==> inputs of job 8816 <==
==> flow/design.v <==
module logarithm #(
	parameter n = 16,
	parameter m = 24,
	parameter k = 5 ,
	parameter p = 24
) (
	input        clk  ,  
	input        reset,  
	input        start,
	input  [0:n] x    ,
	output [1:p] y    ,
	output reg   done
);
	reg [2:0] current_state;
	reg [2:0] next_state   ;
	wire      z_gt2        ;
	wire      i_positive   ;
	reg [2:0] sel_z        ;
	reg       load_z       ;
	reg       sel_i        ;
	reg       load_i       ;
	reg       shift_y      ;
	reg  [  m+1:0] z           ;
	wire [  m+1:0] trunc_square;
	wire [  m+1:0] trunc_div   ;
	wire [  m+1:0] z_input     ;
	reg  [  k-1:0] i           ;
	wire [  k-1:0] i_input     ;
	wire [  k-1:0] i_minus_1   ;
	reg  [    1:p] yy          ;
	wire [    m:0] mult_in     ;
	wire [2*m+1:0] mult_out    ;
	assign z_input = (sel_z == 2'd00) ?  {1'b0, x, {(m-n){1'd0}}} :
	(sel_z == 2'd01) ? 	trunc_square :
	trunc_div;
	assign mult_in     = z[m:0];
	assign mult_out     = mult_in * mult_in;
	assign trunc_square = mult_out[2*m+1:m];
	assign trunc_div    = {1'd0, z[m+1:1]};
	always @(posedge clk or negedge reset) begin : proc_z
		if(~reset) begin
			z <= 0;
		end else begin
			if (load_z == 1'b1)
				z <= z_input;
		end
	end
	assign i_input = sel_i ? i_minus_1 : p;
	assign i_minus_1 = i - 1;
	wire [15:0] binary_p = p;
	always @(posedge clk or negedge reset) begin : proc_i
		if(~reset) begin
			i <= 0;
		end else begin
			if (load_i == 1'b1)
				i <= i_input;
		end
	end
	always @(posedge clk or negedge reset) begin : proc_yy
		if(~reset) begin
			yy <= 0;
		end else begin
			if (shift_y == 1'b1)
				yy <= {yy[2:p], z[m+1]};
		end
	end
	always @(posedge clk or negedge reset) begin : proc_current_state
		if(~reset) begin
			current_state <= 0;
		end else begin
			current_state <= next_state;
		end
	end
	assign i_positive = i ? 1 : 0;
	assign z_gt2 = z[m+1];
	assign y = yy;
	always @(*) begin
		next_state = current_state;
		case (current_state)
			3'd0 : begin
				if (~start)
					next_state = 3'd1;
			end
			3'd1 : begin
				if (start)
					next_state = 3'd2;
			end
			3'd2 : begin
				next_state = 3'd3;
			end
			3'd3 : begin
				next_state = 3'd4;
			end
			3'd4 : begin
				if (z_gt2)
					next_state = 3'd5;
				else
					next_state = 3'd6;
			end
			3'd5 : begin
				next_state = 3'd6;
			end
			3'd6 : begin
				if (i_positive)
					next_state = 3'd3;
				else
					next_state = 3'd0;
			end
			default : next_state = 3'd0;
		endcase
	end
	always @(*) begin
		case (current_state)
			3'd0, 3'd1: begin
				sel_z   = 2'b00;
				load_z  = 1'b0;
				sel_i   = 1'b0;
				load_i  = 1'b0;
				shift_y = 1'b0;
				done    = 1'b1;
			end
			3'd2 : begin
				sel_z   = 2'b00;
				load_z  = 1'b1;
				sel_i   = 1'b0;
				load_i  = 1'b1;
				shift_y = 1'b0;
				done    = 1'b0;
			end
			3'd3 : begin
				sel_z   = 2'b01;
				load_z  = 1'b1;
				sel_i   = 1'b1;
				load_i  = 1'b1;
				shift_y = 1'b0;
				done    = 1'b0;
			end
			3'd4 : begin
				sel_z   = 2'b00;
				load_z  = 1'b0;
				sel_i   = 1'b0;
				load_i  = 1'b0;
				shift_y = 1'b1;
				done    = 1'b0;
			end
			3'd5 : begin
				sel_z   = 2'b10;
				load_z  = 1'b1;
				sel_i   = 1'b0;
				load_i  = 1'b0;
				shift_y = 1'b0;
				done    = 1'b0;
			end
			3'd6 : begin
				sel_z   = 2'b00;
				load_z  = 1'b0;
				sel_i   = 1'b0;
				load_i  = 1'b0;
				shift_y = 1'b0;
				done    = 1'b0;
			end
			default : begin
				sel_z   = 2'b00;
				load_z  = 1'b0;
				sel_i   = 1'b0;
				load_i  = 1'b0;
				shift_y = 1'b0;
				done    = 1'b0;
			end
		endcase
	end
endmodule
==> flow/run.sh <==
#!/bin/bash
# the make line also repeats each setting of config.mk as NAME=value (left out here)
make -C /OpenROAD-flow-scripts/flow DESIGN_CONFIG=/design/flow/config.mk WORK_HOME=/design/flow/orfs CLKGATE_MAP_FILE= finish
==> flow/config.mk <==
export PLATFORM = sky130hd
export DESIGN_NAME = logarithm
export DESIGN_NICKNAME = logarithm
export VERILOG_FILES = /design/flow/design.v
export SDC_FILE = /design/flow/constraint.sdc
export NUM_CORES = 4
export LEC_CHECK = 0
export ABC_AREA = 0
export CAP_MARGIN = 20
export CELL_PAD_IN_SITES_DETAIL_PLACEMENT = 0
export CORE_MARGIN = 2
export CORE_UTILIZATION = 61
export CTS_CLUSTER_DIAMETER = 45
export CTS_CLUSTER_SIZE = 29
export GPL_TIMING_DRIVEN = 1
export HOLD_SLACK_MARGIN = 0.25
export MAX_ROUTING_LAYER = met4
export MIN_ROUTING_LAYER = met1
export SETUP_SLACK_MARGIN = 2.16
export SLEW_MARGIN = 35
==> flow/constraint.sdc <==
create_clock -name core_clock -period 7.99 [get_ports {clk}]
set_input_delay 1.5980 -clock core_clock [delete_from_list [all_inputs] [get_ports {clk}]]
set_output_delay 1.5980 -clock core_clock [all_outputs]
set_load 0.01 [all_outputs]
==> job 9917: changes against job 8816 <==
- ABC_AREA: 0 -> 1
- CELL_PAD_IN_SITES_DETAIL_PLACEMENT: 0 -> default
- CORE_UTILIZATION: 61 -> 66
- CTS_CLUSTER_DIAMETER: 45 -> 44
- CTS_CLUSTER_SIZE: 29 -> 72
- GPL_TIMING_DRIVEN: 1 -> default
- HOLD_SLACK_MARGIN: 0.25 -> 0.29
- MAX_ROUTING_LAYER: met4 -> default
- MIN_ROUTING_LAYER: met1 -> default
- SETUP_SLACK_MARGIN: 2.16 -> default
- SLEW_MARGIN: 35 -> 20
==> flow/constraint.sdc (replaced) <==
create_clock -name core_clock -period 8.37 [get_ports {clk}]
set_input_delay 1.6740 -clock core_clock [delete_from_list [all_inputs] [get_ports {clk}]]
set_output_delay 1.6740 -clock core_clock [all_outputs]
set_load 0.01 [all_outputs]
==> results.py <==
# Auto-generated metrics
metrics = {
    "critical_path": {
        "slowest_stage": "dfrtp_1",
    },
    "final_layout": {
        "logic_gates": 1694,
        "seq_share_pct": 6.773,
    },
    "placement": {
        "pre_cts_ws_ns": 1.212,
    },
    "run_status": {
        "run_status": "timing/DRC/antenna clean",
    },
    "synth": {
        "simple_gate_area_share_pct": 15.71,
        "topCellsByArea": "fa_1, inv_1, ha_1",
    },
    "detailed_routing": {
        "vias_per_cell": 5.261,
    },
    "sta": {
        "slew_headroom_pct": 23.78,
    },
}
[end of results for job 9917]
==> results.py <==
# Auto-generated metrics
metrics = {
    "run_status": {
        "run_status": "timing/DRC/antenna clean",
    },
    "placement": {
        "pre_cts_ws_ns": 0.3401,
    },
    "synth": {
        "topCellsByArea": "fa_1, inv_1, ha_1",
        "simple_gate_area_share_pct": 10.74,
    },
    "min_path": {
        "worstHoldPathType": "reg -> reg",
    },
    "final_layout": {
        "logic_gates": 1363,
    },
    "detailed_routing": {
        "vias_per_cell": 5.507,
    },
    "critical_path": {
        "slowest_stage": "fa_1",
    },
}
[end of results for job 8816]
